==> trial 1: inputs <==
==> flow/design.v <==
module control(
    input logic [6:0]op_cc, 
    input logic [2:0]fun3_c, 
    input logic [6:0]fun7_c, 
    input logic calu_br, 
    output logic cmem_wr, 
    output logic cbr, 
    output logic cmem_rd, 
    output logic creg_wr, 
    output logic cmem_reg, 
    output logic [5:0] calu_op, 
    output logic [2:0] cop_a, 
    output logic cop_b, 
    output logic i_type,  
    output logic r_type,
    output logic s_type,
    output logic sb_type,
    output logic u_type,
    output logic uj_type
);
    localparam  
                R_TYPE = 7'b0110011 , 
                R_TYPEW = 7'b0111011 , 
                I_TYPEL = 7'b0000011 , 
                I_TYPE = 7'b0010011 , 
                I_TYPEW = 7'b0011011 , 
                I_TYPEJ = 7'b1100111 , 
                I_TYPEE = 7'b1100111 , 
                S_TYPE = 7'b0100011 , 
                SB_TYPE = 7'b1100011 , 
                U_TYPE = 7'b0010111 , 
                UJ_TYPE = 7'b1101111 ; 
    assign creg_wr = ( (op_cc == R_TYPE) | (op_cc == R_TYPEW) | (op_cc == I_TYPE) | (op_cc == I_TYPEW)
                        | (op_cc == I_TYPEJ) | (op_cc == I_TYPEL) | (op_cc == U_TYPE) | (op_cc == UJ_TYPE)
                        | (op_cc == 7'h37)  
                      ) ? 1'b1 : 1'b0 ;
    assign cop_a = ( (op_cc == R_TYPE) | (op_cc == R_TYPEW) | (op_cc == I_TYPE) | (op_cc == I_TYPEW) | (op_cc == I_TYPEJ)
                        | (op_cc == I_TYPEL) | (op_cc == SB_TYPE)
                    ) ? 1'b1 : 1'b0 ;
    assign cop_b = ( (op_cc == R_TYPE) | (op_cc == R_TYPEW) | (op_cc == SB_TYPE) | (op_cc == S_TYPE)
                    ) ? 1'b1 : 1'b0 ;
    assign cmem_wr = (op_cc == S_TYPE) ? 1'b1 : 1'b0 ;
    assign cmem_rd = (op_cc == I_TYPEL) ? 1'b1 : 1'b0 ;
    assign cmem_reg = (op_cc == I_TYPEL) ? 1'b1 : 1'b0 ;
    assign cbr = (op_cc == SB_TYPE) && (calu_br == 1'b1) ? 1'b1 : 1'b0 ;
    assign i_type = ( (op_cc == I_TYPE) | (op_cc == I_TYPEE) | (op_cc == I_TYPEJ) | (op_cc == I_TYPEL)
                     | (op_cc == I_TYPEW) ) ? 1'b1 : 1'b0 ; 
    assign r_type = ( (op_cc == R_TYPE) | (op_cc == R_TYPEW) ) ? 1'b1 : 1'b0 ;
    assign s_type = (op_cc == S_TYPE) ? 1'b1 : 1'b0 ;
    assign sb_type = (op_cc == SB_TYPE) ? 1'b1 : 1'b0 ;
    assign u_type = (op_cc == U_TYPE) ? 1'b1 : 1'b0 ;
    assign uj_type = (op_cc == UJ_TYPE) ? 1'b1 : 1'b0 ;
    assign calu_op =   ((op_cc == 7'h03) && (fun3_c == 3'h0)) ? 6'd1 :  
                       ((op_cc == 7'h03) && (fun3_c == 3'h1)) ? 6'd2 :   
                       ((op_cc == 7'h03) && (fun3_c == 3'h2)) ? 6'd3 :   
                       ((op_cc == 7'h03) && (fun3_c == 3'h3)) ? 6'd4 :   
                       ((op_cc == 7'h03) && (fun3_c == 3'h4)) ? 6'd5 :   
                       ((op_cc == 7'h03) && (fun3_c == 3'h5)) ? 6'd6 :   
                       ((op_cc == 7'h03) && (fun3_c == 3'h6)) ? 6'd7 :   
                       ((op_cc == 7'h13) && (fun3_c == 3'h0)) ? 6'd8 :   
                       ((op_cc == 7'h13) && (fun3_c == 3'h1) && (fun7_c == 7'h0)) ? 6'd9 :   
                       ((op_cc == 7'h13) && (fun3_c == 3'h2)) ? 6'd10 :   
                       ((op_cc == 7'h13) && (fun3_c == 3'h3)) ? 6'd11 :   
                       ((op_cc == 7'h13) && (fun3_c == 3'h4)) ? 6'd12 :   
                       ((op_cc == 7'h13) && (fun3_c == 3'h5) && (fun7_c == 7'h00)) ? 6'd13 :   
                       ((op_cc == 7'h13) && (fun3_c == 3'h5) && (fun7_c == 7'h20)) ? 6'd14 :   
                       ((op_cc == 7'h13) && (fun3_c == 3'h6)) ? 6'd15 :   
                       ((op_cc == 7'h13) && (fun3_c == 3'h7)) ? 6'd16 :   
                       ((op_cc == 7'h17)) ? 6'd17 :   
                       ((op_cc == 7'h23) && (fun3_c == 3'h0)) ? 6'd18 :   
                       ((op_cc == 7'h23) && (fun3_c == 3'h1)) ? 6'd19 :   
                       ((op_cc == 7'h23) && (fun3_c == 3'h2)) ? 6'd20 :   
                       ((op_cc == 7'h23) && (fun3_c == 3'h3)) ? 6'd21 :   
                       ((op_cc == 7'h33) && (fun3_c == 3'h0) && (fun7_c == 7'h00)) ? 6'd22 :   
                       ((op_cc == 7'h33) && (fun3_c == 3'h0) && (fun7_c == 7'h20)) ? 6'd23 :   
                       ((op_cc == 7'h33) && (fun3_c == 3'h1) && (fun7_c == 7'h00)) ? 6'd24 :   
                       ((op_cc == 7'h33) && (fun3_c == 3'h2) && (fun7_c == 7'h00)) ? 6'd25 :   
                       ((op_cc == 7'h33) && (fun3_c == 3'h3) && (fun7_c == 7'h00)) ? 6'd26 :   
                       ((op_cc == 7'h33) && (fun3_c == 3'h4) && (fun7_c == 7'h00)) ? 6'd27 :   
                       ((op_cc == 7'h33) && (fun3_c == 3'h5) && (fun7_c == 7'h00)) ? 6'd28 :   
                       ((op_cc == 7'h33) && (fun3_c == 3'h5) && (fun7_c == 7'h20)) ? 6'd29 :   
                       ((op_cc == 7'h33) && (fun3_c == 3'h6) && (fun7_c == 7'h00)) ? 6'd30 :   
                       ((op_cc == 7'h33) && (fun3_c == 3'h7) && (fun7_c == 7'h00)) ? 6'd31 :   
                       ((op_cc == 7'h37)) ? 6'd32 :   
                       ((op_cc == 7'h63) && (fun3_c == 3'h0)) ? 6'd33 :   
                       ((op_cc == 7'h63) && (fun3_c == 3'h1)) ? 6'd34 :   
                       ((op_cc == 7'h63) && (fun3_c == 3'h4)) ? 6'd35 :   
                       ((op_cc == 7'h63) && (fun3_c == 3'h5)) ? 6'd36 :   
                       ((op_cc == 7'h63) && (fun3_c == 3'h6)) ? 6'd37 :   
                       ((op_cc == 7'h63) && (fun3_c == 3'h7)) ? 6'd38 :   
                       ((op_cc == 7'h67) && (fun3_c == 3'h0)) ? 6'd39 :   
                       ((op_cc == 7'h6F)) ? 6'd40 : 6'd0 ;  
endmodule
module imm_gen(
        input logic [31:0] instr,  
        output logic [31:0] imm  
    );
    always_comb begin
        imm = 32'd0;
        if (instr[6:0] == 7'h03 || instr[6:0] == 7'h13 || instr[6:0] == 7'h1B || instr[6:0] == 7'h67 || instr[6:0] == 7'h73)begin  
            imm = {{20{instr[31]}}, {instr [31:20]}};
        end
        else if (instr[6:0] == 7'h23)begin  
            imm = { {20{instr[31]}}, {instr [31:25],instr [11:7]}};
        end
        else if (instr[6:0] == 7'h63)begin  
            imm = { {19{instr[31]}},instr[31],instr[7],instr [30:25] ,instr[11:8],1'b0 };
        end
        else if (instr[6:0] == 7'h17 || instr[6:0] == 7'h37)begin  
            imm = {instr[31:12],12'b0};
        end
        else if (instr[6:0] == 7'h6F)begin  
            imm = { {11{instr[31]}}, instr[31], instr[19:12], instr[20], instr[30:21], 1'b0};
        end
    end
endmodule
module alu(
    input logic clk,
    input logic rst,  
    input logic [31:0] aop_a,
    input logic [31:0] aop_b,
    input logic [31:0] aimm,
    input logic [5:0] alu_op,
    input logic [31:0] apc,
    output logic cond,  
    output logic branch,
    output logic [31:0] result
);
always_comb begin
    cond = 1'b0;
    if (alu_op ==  6'd33)begin  
        if (aop_a == aop_b)begin
            cond = 1'b1;
        end 
    end
    if (alu_op ==  6'd34)begin  
        if (aop_a != aop_b)begin
            cond = 1'b1;
        end 
    end
    if (alu_op == 6'd35)begin  
        if ($signed(aop_a) < $signed(aop_b))begin
            cond = 1'b1;
        end 
    end
    if (alu_op == 6'd36)begin  
        if ($signed(aop_a) >= $signed(aop_b))begin
            cond = 1'b1;
        end     
    end
    if ($unsigned(alu_op) == $unsigned(6'd37))begin  
        if (aop_a < aop_b)begin
            cond = 1'b1;
        end 
    end
    if ($unsigned(alu_op) ==  $unsigned(6'd38))begin  
        if (aop_a >= aop_b)begin
            cond = 1'b1;
        end 
    end
end
always_ff @(posedge clk) begin
    if (rst == 1'b1)begin
        result <= 32'd0;
        branch <= 1'b0;
    end
    else begin
    branch <= cond;
    if (alu_op ==  6'd1)begin  
        result <= aop_a + aimm;
    end
    if (alu_op ==  6'd2)begin  
        result <= aop_a + aimm;
    end
    if (alu_op ==  6'd3)begin  
        result <= aop_a + aimm;
    end
    if (alu_op ==  6'd4)begin  
        result <= aop_a + aimm;
    end
    if (alu_op ==  6'd5)begin  
        result <= aop_a + aimm;
    end
    if (alu_op ==  6'd6)begin  
        result <= aop_a + aimm;
    end
    if (alu_op ==  6'd7)begin  
        result <= aop_a + aimm;
    end
    if (alu_op ==  6'd8)begin  
        result <= aop_a + aimm;
    end
    if (alu_op ==  6'd9)begin  
        result <= aop_a << aimm[4:0];
    end
    if (alu_op ==  6'd10)begin  
        result <= $signed(aop_a) < $signed(aimm) ? 32'd1 : 32'd0;
    end
    if ($unsigned(alu_op) == $unsigned(6'd11))begin  
        result <= aop_a < aimm ? 32'd1 : 32'd0;
    end
    if (alu_op ==  6'd12)begin  
        result <= aop_a ^ aimm;
    end
    if (alu_op ==  6'd13)begin  
        result <= aop_a >> aimm[4:0];
    end
    if (alu_op ==  6'd14)begin  
        result <= $signed(aop_a) >>> aimm[4:0];
    end
    if (alu_op ==  6'd15)begin  
        result <= aop_a | aimm;
    end
    if (alu_op ==  6'd16)begin  
        result <= aop_a & aimm;
    end
    if (alu_op ==  6'd17)begin  
        result <= apc + aimm;
    end
    if (alu_op ==  6'd18)begin  
        result <= aop_a + aimm;
    end
    if (alu_op ==  6'd19)begin  
        result <= aop_a + aimm;
    end
    if (alu_op ==  6'd20)begin  
        result <= aop_a + aimm;
    end
    if (alu_op ==  6'd21)begin  
        result <= aop_a + aimm;
    end
    if (alu_op ==  6'd22)begin  
        result <= aop_a + aop_b;
    end
    if (alu_op ==  6'd23)begin  
        result <= aop_a - aop_b;
    end
    if (alu_op ==  6'd24)begin  
        result <= aop_a << aop_b[4:0];
    end
    if (alu_op ==  6'd25)begin  
        result <= $signed(aop_a) < $signed(aop_b) ? 32'd1 : 32'd0;
    end
    if ($unsigned(alu_op) ==  $unsigned(6'd26))begin  
        result <= aop_a < aop_b ? 32'd1 : 32'd0;
    end
    if (alu_op ==  6'd27)begin  
        result <= aop_a ^ aop_b;
    end
    if (alu_op ==  6'd28)begin  
        result <= aop_a >> aop_b[4:0];
    end
    if (alu_op ==  6'd29)begin  
        result <= $signed(aop_a) >>> aop_b[4:0];
    end
    if (alu_op ==  6'd30)begin  
        result <= aop_a | aop_b;
    end
    if (alu_op ==  6'd31)begin  
        result <= aop_a & aop_b;
    end
    if (alu_op ==  6'd32)begin  
        result <= aimm;
    end
    if (alu_op ==  6'd39)begin  
        result <= apc + 32'd4;
    end
    if (alu_op ==  6'd40)begin  
        result <= apc + 32'd4;
    end
    end
end
endmodule
module ifu(
    input logic ibranch,  
    input logic i_typej,  
    input logic sb_type,  
    input logic uj_type,  
    input logic [31:0] iop_a,  
    input logic [31:0] imm,
    input logic [31:0] pci,  
    input logic clk, 
    input logic rst,  
    output logic [31:0] pc  
);
always_ff @(posedge clk) begin
    if (rst == 1'b1)begin
    pc <= 32'd0;
    end
    else if (sb_type == 1'b1 && ibranch == 1'b1)begin  
    pc <= pci + imm;
    end
    else if (i_typej == 1'b1)begin  
    pc <= (iop_a + imm) & 32'hFFFF_FFFE;
    end
    else if (uj_type == 1'b1)begin  
    pc <= pci + imm;
    end
    else begin
        pc <= pci + 32'd4;
    end
end
endmodule
module bolt_exec(
    input logic clk,
    input logic rst,  
    input logic [31:0] instr,  
    input logic [31:0] rs1,  
    input logic [31:0] rs2,  
    input logic [31:0] pc,  
    output logic [31:0] result,  
    output logic [31:0] next_pc,  
    output logic branch,  
    output logic reg_wr,  
    output logic mem_wr,  
    output logic mem_rd  
);
    logic cmem_wr, cbr, cmem_rd, creg_wr, cmem_reg, cop_b;
    logic [2:0] cop_a;
    logic [5:0] calu_op;
    logic i_type, r_type, s_type, sb_type, u_type, uj_type;
    logic [31:0] imm;
    logic cond;
    control u_control (
        .op_cc(instr[6:0]), .fun3_c(instr[14:12]), .fun7_c(instr[31:25]), .calu_br(cond),
        .cmem_wr(cmem_wr), .cbr(cbr), .cmem_rd(cmem_rd), .creg_wr(creg_wr), .cmem_reg(cmem_reg),
        .calu_op(calu_op), .cop_a(cop_a), .cop_b(cop_b),
        .i_type(i_type), .r_type(r_type), .s_type(s_type), .sb_type(sb_type), .u_type(u_type),
        .uj_type(uj_type)
    );
    imm_gen u_imm_gen (.instr(instr), .imm(imm));
    alu u_alu (
        .clk(clk), .rst(rst), .aop_a(rs1), .aop_b(rs2), .aimm(imm), .alu_op(calu_op), .apc(pc),
        .cond(cond), .branch(branch), .result(result)
    );
    ifu u_ifu (
        .ibranch(cbr), .i_typej(calu_op == 6'd39), .sb_type(sb_type), .uj_type(calu_op == 6'd40),
        .iop_a(rs1), .imm(imm), .pci(pc), .clk(clk), .rst(rst), .pc(next_pc)
    );
    always_ff @(posedge clk) begin
        if (rst == 1'b1)begin
            reg_wr <= 1'b0;
            mem_wr <= 1'b0;
            mem_rd <= 1'b0;
        end
        else begin
            reg_wr <= creg_wr;
            mem_wr <= cmem_wr;
            mem_rd <= cmem_rd;
        end
    end
endmodule
==> flow/run.sh <==
#!/bin/bash
# the make line also repeats each setting of config.mk as NAME=value (left out here)
make -C /OpenROAD-flow-scripts/flow DESIGN_CONFIG=/design/flow/config.mk WORK_HOME=/design/flow/orfs CLKGATE_MAP_FILE= finish
==> flow/config.mk <==
export PLATFORM = sky130hd
export DESIGN_NAME = bolt_exec
export DESIGN_NICKNAME = bolt_exec
export VERILOG_FILES = /design/flow/design.v
export SDC_FILE = /design/flow/constraint.sdc
export NUM_CORES = 4
export LEC_CHECK = 0
export CAP_MARGIN = 15
export CELL_PAD_IN_SITES_DETAIL_PLACEMENT = 2
export CORE_MARGIN = 2
export CORE_UTILIZATION = 28
export CTS_CLUSTER_SIZE = 53
export HOLD_SLACK_MARGIN = 0.19
export MAX_ROUTING_LAYER = met4
export MIN_ROUTING_LAYER = met2
export PLACE_DENSITY_LB_ADDON = 0.13
export SLEW_MARGIN = 0
==> flow/constraint.sdc <==
create_clock -name core_clock -period 3.64 [get_ports {clk}]
set_input_delay 0.7280 -clock core_clock [delete_from_list [all_inputs] [get_ports {clk}]]
set_output_delay 0.7280 -clock core_clock [all_outputs]
set_load 0.01 [all_outputs]
==> trial 28: changes against trial 1 <==
- CAP_MARGIN: 15 -> 20
- CELL_PAD_IN_SITES_DETAIL_PLACEMENT: 2 -> unset
- CORE_UTILIZATION: 28 -> 58
- CTS_CLUSTER_SIZE: 53 -> unset
- HOLD_SLACK_MARGIN: 0.19 -> unset
- MAX_ROUTING_LAYER: met4 -> unset
- MIN_ROUTING_LAYER: met2 -> unset
- PLACE_DENSITY_LB_ADDON: 0.13 -> unset
- SETUP_SLACK_MARGIN: unset -> 1.49
- SLEW_MARGIN: 0 -> 20
- TNS_END_PERCENT: unset -> 5
==> flow/constraint.sdc (replaced) <==
create_clock -name core_clock -period 7.99 [get_ports {clk}]
set_input_delay 1.5980 -clock core_clock [delete_from_list [all_inputs] [get_ports {clk}]]
set_output_delay 1.5980 -clock core_clock [all_outputs]
set_load 0.01 [all_outputs]
==> build 48: changes against trial 1 <==
- CAP_MARGIN: 15 -> 20
- CELL_PAD_IN_SITES_DETAIL_PLACEMENT: 2 -> unset
- CORE_UTILIZATION: 28 -> 40
- CTS_CLUSTER_SIZE: 53 -> unset
- HOLD_SLACK_MARGIN: 0.19 -> unset
- MAX_ROUTING_LAYER: met4 -> unset
- MIN_ROUTING_LAYER: met2 -> unset
- PLACE_DENSITY_LB_ADDON: 0.13 -> unset
- SETUP_SLACK_MARGIN: unset -> 1.11
- SLEW_MARGIN: 0 -> 20
- TNS_END_PERCENT: unset -> 15
==> flow/constraint.sdc (replaced) <==
create_clock -name core_clock -period 6.5 [get_ports {clk}]
set_input_delay 1.3000 -clock core_clock [delete_from_list [all_inputs] [get_ports {clk}]]
set_output_delay 1.3000 -clock core_clock [all_outputs]
set_load 0.01 [all_outputs]
==> run summary <==
Placed cell count - 5181
RD Place Congestion - 1.228
Die Y - 255.4 um
FP Rows - 92
Final HPWL DP - 164.1 mm
Area after DPL - 0.03192 sq mm
Core area - 0.06274 sq mm
FP Core Util - 40.29%
Log Warnings - 176
Status - complete, no violations
[end of results for build 48]
==> run summary <==
Status - aborted with a tool error
Failed at - 4_1_cts
Stop err - [ERROR DPL-0033] detailed placement checks failed during check placement.
Syn Area/Cell - 6.590 sq um
Placed cell count - 6600
Area after DPL - 0.04187 sq mm
FP Rows - 110
Die Y - 304.4 um
Final HPWL DP - 244.2 mm
FP Core Util - 28.17%
Core area - 0.08974 sq mm
[end of results for trial 1]
==> run summary <==
Failed at - 5_1_grt
Placed cell count - 4511
Final HPWL DP - 124.4 mm
RD Place Congestion - 1.433
Stop err - [ERROR GRT-0116] Global routing finished with congestion. Check the congestion regions in the DRC Viewer.
FP Core Util - 58.67%
Main synth FF type - dfxtp_1
FP Rows - 76
Area after DPL - 0.02832 sq mm
Status - aborted with a tool error
[end of results for trial 28]
